==> try-juniper: inputs <==
==> flow/design.v <==
module aluDesign#(parameter W = 8, N = 4) (clk,rst,CE,MODE,CIN,INP_VALID,CMD,OPA,OPB, ERR,OV,COUT,G,L,E, RES);
    input clk,rst,CE,MODE,CIN;
    input [1:0] INP_VALID;
    input [N-1:0] CMD;
    input [W-1:0] OPA,OPB;
    output reg ERR,OV,COUT,G,L,E;
        output reg [2*W-1:0] RES;
        reg [2*W-1:0] res_comb;
    parameter INV_INP = 2'b00, OPA_VALID = 2'b01, OPB_VALID = 2'b10, OPA_AND_OPB_VALID = 2'b11;
    parameter SHIFT_W = $clog2(W);
    reg [W-1:0] opa_r,opb_r;
    reg [N-1:0] cmd_r;
    reg [1:0] valid_r;
    reg mode_r,cin_r;
    reg cout_comb,ov_comb,g_comb,l_comb,e_comb,err_comb;
    always@(posedge clk,posedge rst) begin
        if(rst) begin
            opa_r <= 0;
            opb_r <= 0;
            cmd_r <= 0;
            valid_r <= 0;
            cin_r <= 0;
            mode_r <= 0;
        end
        else if(CE) begin
            opa_r <= OPA;
            opb_r <= OPB;
            cmd_r <= CMD;
            valid_r <= INP_VALID;
            cin_r <= CIN;
            mode_r <= MODE;
       end
    end
    always@(*) begin
        if(CE) begin
            res_comb = 0;
            err_comb = 0;
            cout_comb = 0;
            ov_comb = 0;
            g_comb = 0;
            l_comb = 0;
            e_comb = 0;
            if(mode_r == 1) begin
                case(valid_r)
                    INV_INP : begin
                        res_comb = 0;
                        err_comb = 1;
                    end
                    OPA_VALID : begin
                        case(cmd_r)
                            4'b0100 : begin
                                res_comb = opa_r + 1;
                                cout_comb = res_comb[W];
                            end
                           4'b0101 : begin
                               res_comb = opa_r - 1;
                               ov_comb = res_comb[W];
                            end
                            default : err_comb = 1;
                        endcase
                    end
                    OPB_VALID : begin
                        case(cmd_r)
                            4'b0110 : begin
                                res_comb = opb_r + 1;
                                cout_comb = res_comb[W];
                            end
                            4'b0111 : begin
                                res_comb = opb_r - 1;
                                ov_comb = res_comb[W];
                            end
                            default : err_comb = 1;
                        endcase
                    end
                    OPA_AND_OPB_VALID : begin
                        case(cmd_r)
                            4'b0000 : begin
                                res_comb = opa_r + opb_r;
                                cout_comb = res_comb[W];
                            end
                            4'b0001 : begin
                                res_comb = opa_r - opb_r;
                                ov_comb = res_comb[W];
                            end
                            4'b0010 : begin
                                res_comb = opa_r + opb_r + cin_r;
                                cout_comb = res_comb[W];
                            end
                            4'b0011 : begin
                                res_comb = opa_r - opb_r - cin_r;
                                ov_comb = res_comb[W];
                            end
                            4'b1000 : begin
                                g_comb  = (opa_r > opb_r) ? 1:0;
                                l_comb = (opa_r < opb_r) ? 1:0;
                                e_comb = (opa_r == opb_r) ? 1:0;
                            end
                            4'b1001 : begin
                                res_comb = (opa_r + 1) * (opb_r + 1);
                            end
                            4'b1010 : begin
                                res_comb = (opa_r<<1) * (opb_r);
                            end
                            4'b1011 : begin
                                res_comb = $signed(opa_r) + $signed(opb_r);
                                ov_comb = (($signed(opa_r) > 0) && ($signed(opb_r) > 0) && ($signed(res_comb[W-1:0])<=0) || ($signed(opa_r) < 0) && ($signed(opb_r) < 0) && ($signed(res_comb[W-1:0]) >= 0));
                                g_comb  = ($signed(opa_r) > $signed(opb_r)) ? 1:0;
                                l_comb = ($signed(opa_r) < $signed(opb_r)) ? 1:0;
                                e_comb = ($signed(opa_r) == $signed(opb_r)) ? 1:0;
                            end
                            4'b1100 : begin
                                res_comb = $signed(opa_r) - $signed(opb_r);
                                ov_comb = (($signed(opa_r) > 0) && ($signed(opb_r) < 0) && ($signed(res_comb[W-1:0]) <= 0) || ($signed(opa_r) < 0) && ($signed(opb_r) > 0) && ($signed(res_comb[W-1:0]) >= 0));
                                g_comb  = ($signed(opa_r) > $signed(opb_r)) ? 1:0;
                                l_comb = ($signed(opa_r) < $signed(opb_r)) ? 1:0;
                                e_comb = ($signed(opa_r) == $signed(opb_r)) ? 1:0;
                            end
                            default : err_comb = 1;
                        endcase
                    end
                    default : err_comb = 1;
                endcase
            end
            else begin
                case(valid_r)
                    INV_INP : begin
                        res_comb = 0;
                        err_comb = 1;
                    end
                    OPA_VALID : begin
                        case(cmd_r)
                            4'b0110 : begin
                                res_comb = ~(opa_r);
                                res_comb[2*W-1 : 8] = 0;
                            end
                            4'b1000 : begin
                                res_comb = opa_r >> 1;
                            end
                            4'b1001 : begin
                                res_comb = opa_r << 1;
                            end
                            default : err_comb = 1;
                        endcase
                    end
                    OPB_VALID : begin
                        case(cmd_r)
                            4'b0111 : begin
                                res_comb = ~(opb_r);
                                res_comb[2*W-1 : 8] = 0;
                            end
                            4'b1010 : begin
                                res_comb = opb_r >> 1;
                            end
                            4'b1011 : begin
                                res_comb = opb_r << 1;
                            end
                            default : err_comb = 1;
                        endcase
                    end
                    OPA_AND_OPB_VALID : begin
                        case(cmd_r)
                            4'b0000 : begin
                                res_comb = opa_r & opb_r;
                            end
                            4'b0001 : begin
                                res_comb = ~(opa_r & opb_r);
                                res_comb[2*W-1 : 8] = 0;
                            end
                            4'b0010 : begin
                                res_comb = opa_r | opb_r;
                            end
                            4'b0011 : begin
                                res_comb = ~(opa_r | opb_r);
                                res_comb[2*W-1 : 8] = 0;
                            end
                            4'b0100 : begin
                                res_comb = opa_r ^ opb_r;
                            end
                            4'b0101 : begin
                                res_comb = ~(opa_r ^ opb_r);
                                res_comb[2*W-1 : 8] = 0;
                            end
                            4'b1100 : begin
                                if( |(opb_r[(W-1) : (SHIFT_W+1)])) begin
                                    err_comb = 1;
                                    res_comb = 0;
                                end
                                else
                                    res_comb = (opa_r << (opb_r[SHIFT_W-1:0])) | opa_r >> (W - (opb_r[SHIFT_W-1:0]));
                                    res_comb[2*W-1 : 8] = 0;
                            end
                            4'b1101 : begin
                                if( |(opb_r[(W-1) : (SHIFT_W+1)])) begin
                                    res_comb = 0;
                                    err_comb = 1;
                                end
                                else
                                    res_comb = (opa_r >> opb_r[SHIFT_W-1:0]) | opa_r << (W - opb_r[SHIFT_W-1:0]);
                                    res_comb[2*W-1 : 8] = 0;
                            end
                            default : err_comb = 1;
                        endcase
                    end
                    default : err_comb = 1;
                endcase
            end
        end
        else begin
           res_comb = 0;
           err_comb = 0;
           cout_comb = 0;
           ov_comb = 0;
           g_comb = 0;
           l_comb = 0;
           e_comb = 0;
        end
    end
    always@(posedge clk, posedge rst) begin
        if(rst) begin
            RES <= 0;
            COUT <= 0;
            OV <= 0;
            G <= 0;
            L <= 0;
            E <= 0;
            ERR  <= 0;
        end
        else if(CE) begin
            RES <= res_comb;
                COUT <= cout_comb;
                OV <= ov_comb;
                G <= g_comb;
                L <= l_comb;
                E <= e_comb;
                ERR  <= err_comb;
        end
    end
endmodule
==> flow/run.sh <==
#!/bin/bash
# the make line also repeats each setting of config.mk as NAME=value (left out here)
make -C /OpenROAD-flow-scripts/flow DESIGN_CONFIG=/design/flow/config.mk WORK_HOME=/design/flow/orfs CLKGATE_MAP_FILE= finish
==> flow/config.mk <==
export PLATFORM = sky130hd
export DESIGN_NAME = aluDesign
export DESIGN_NICKNAME = aluDesign
export VERILOG_FILES = /design/flow/design.v
export SDC_FILE = /design/flow/constraint.sdc
export NUM_CORES = 4
export LEC_CHECK = 0
export CAP_MARGIN = 20
export CELL_PAD_IN_SITES_DETAIL_PLACEMENT = 0
export CORE_MARGIN = 7
export CORE_UTILIZATION = 58
export CTS_CLUSTER_DIAMETER = 267
export CTS_CLUSTER_SIZE = 95
export GPL_ROUTABILITY_DRIVEN = 1
export GPL_TIMING_DRIVEN = 1
export MAX_ROUTING_LAYER = met4
export PLACE_DENSITY = 0.82
export SETUP_SLACK_MARGIN = 0.58
export SLEW_MARGIN = 10
export TNS_END_PERCENT = 20
==> flow/constraint.sdc <==
create_clock -name core_clock -period 10.3 [get_ports {clk}]
set_input_delay 2.0600 -clock core_clock [delete_from_list [all_inputs] [get_ports {clk}]]
set_output_delay 2.0600 -clock core_clock [all_outputs]
set_load 0.01 [all_outputs]
==> inputs of try-indigo, as changes to try-juniper <==
Settings changed: ABC_AREA set to 1, CORE_MARGIN 7 to 2, CORE_UTILIZATION 58 to 69, CTS_CLUSTER_DIAMETER 267 to 28, GPL_ROUTABILITY_DRIVEN 1 to 0, HOLD_SLACK_MARGIN set to 0.3, PLACE_DENSITY 0.82 to not set, PLACE_DENSITY_LB_ADDON set to 0.08, SETUP_SLACK_MARGIN 0.58 to -0.32, SLEW_MARGIN 10 to 40, TNS_END_PERCENT 20 to not set.
==> flow/constraint.sdc (replaced) <==
create_clock -name core_clock -period 4.5 [get_ports {clk}]
set_input_delay 0.9000 -clock core_clock [delete_from_list [all_inputs] [get_ports {clk}]]
set_output_delay 0.9000 -clock core_clock [all_outputs]
set_load 0.01 [all_outputs]
==> inputs of try-lagoon, as changes to try-juniper <==
Settings changed: CELL_PAD_IN_SITES_DETAIL_PLACEMENT 0 to not set, CORE_MARGIN 7 to 2, CORE_UTILIZATION 58 to 63, CTS_CLUSTER_DIAMETER 267 to 223, CTS_CLUSTER_SIZE 95 to 98, GPL_ROUTABILITY_DRIVEN 1 to not set, GPL_TIMING_DRIVEN 1 to not set, MAX_ROUTING_LAYER met4 to not set, PLACE_DENSITY 0.82 to not set, SETUP_SLACK_MARGIN 0.58 to -0.54, SLEW_MARGIN 10 to 0, TNS_END_PERCENT 20 to not set.
==> flow/constraint.sdc (replaced) <==
create_clock -name core_clock -period 6.0 [get_ports {clk}]
set_input_delay 1.2000 -clock core_clock [delete_from_list [all_inputs] [get_ports {clk}]]
set_output_delay 1.2000 -clock core_clock [all_outputs]
set_load 0.01 [all_outputs]
==> metrics.cfg <==
[run_status]
status = no timing/DRC/antenna violations

[routing]
drtAntennaViolNets = 0
dr.max_layer_used = met4
antenna_cells_inserted = 0

[cts]
post_cts_resized = 0

[layout]
buf_share = 0.07736
inverters_excl_clock = 162
ff_count = 46
fin_nets = 1621
comb_cells = 1091

[logic_synthesis]
synth_cell_types = 92

[global_route]
grt_antenna_before_repair = 0
grt_first_pass_wirelength_um = 61510
grt_max_degree = 52

[sta]
finalCritPeriodShare = 0.9800

[power]
sw_frac_of_total = 0.5454

[run]
warnings = 49

[setup_path]
reg2reg_depth = 19

the above is filed under try-lagoon

==> metrics.cfg <==
[run_status]
status = no timing/DRC/antenna violations

[run]
warnings = 47

[cts]
post_cts_resized = 0

[layout]
ff_count = 46
comb_cells = 1091
inverters_excl_clock = 162
buf_share = 0.06075
fin_nets = 1594

[global_route]
grt_antenna_before_repair = 0
use_met3 = 0.09193
grt_first_pass_wirelength_um = 60530
grt_max_degree = 63

[floorplanning]
fp_util = 0.5900

[routing]
antenna_cells_inserted = 0
drtAntennaViolNets = 0

[sta]
finalCritPeriodShare = 0.6609

[logic_synthesis]
synth.top_cell.area_share = 0.1624

[setup_path]
reg2reg_depth = 20
cp-endpoint = RES[14]

[power]
sw_frac_of_total = 0.5450

[placement]
place_area_sq_mm = 0.01119

the above is filed under try-juniper

==> metrics.cfg <==
[run_status]
status = aborted with a tool error
stop_stage = 5_1_grt
tool.error = [ERROR GRT-0232] Routing congestion too high. Check the congestion heatmap in the GUI.

[cts]
post_cts_resized = 81
cts.path.max_buffers = 2
post_cts_buffers = 19

[logic_synthesis]
synth_cell_types = 49
synth.mux.area_fraction = 0
synth-warning-count = 1
xor_share = 0.01815
edf_count = 0
synthFlopType = dfrtp_1

[global_route]
grt_overflow = 61

[placement]
place_area_sq_mm = 0.01228

the above is filed under try-indigo

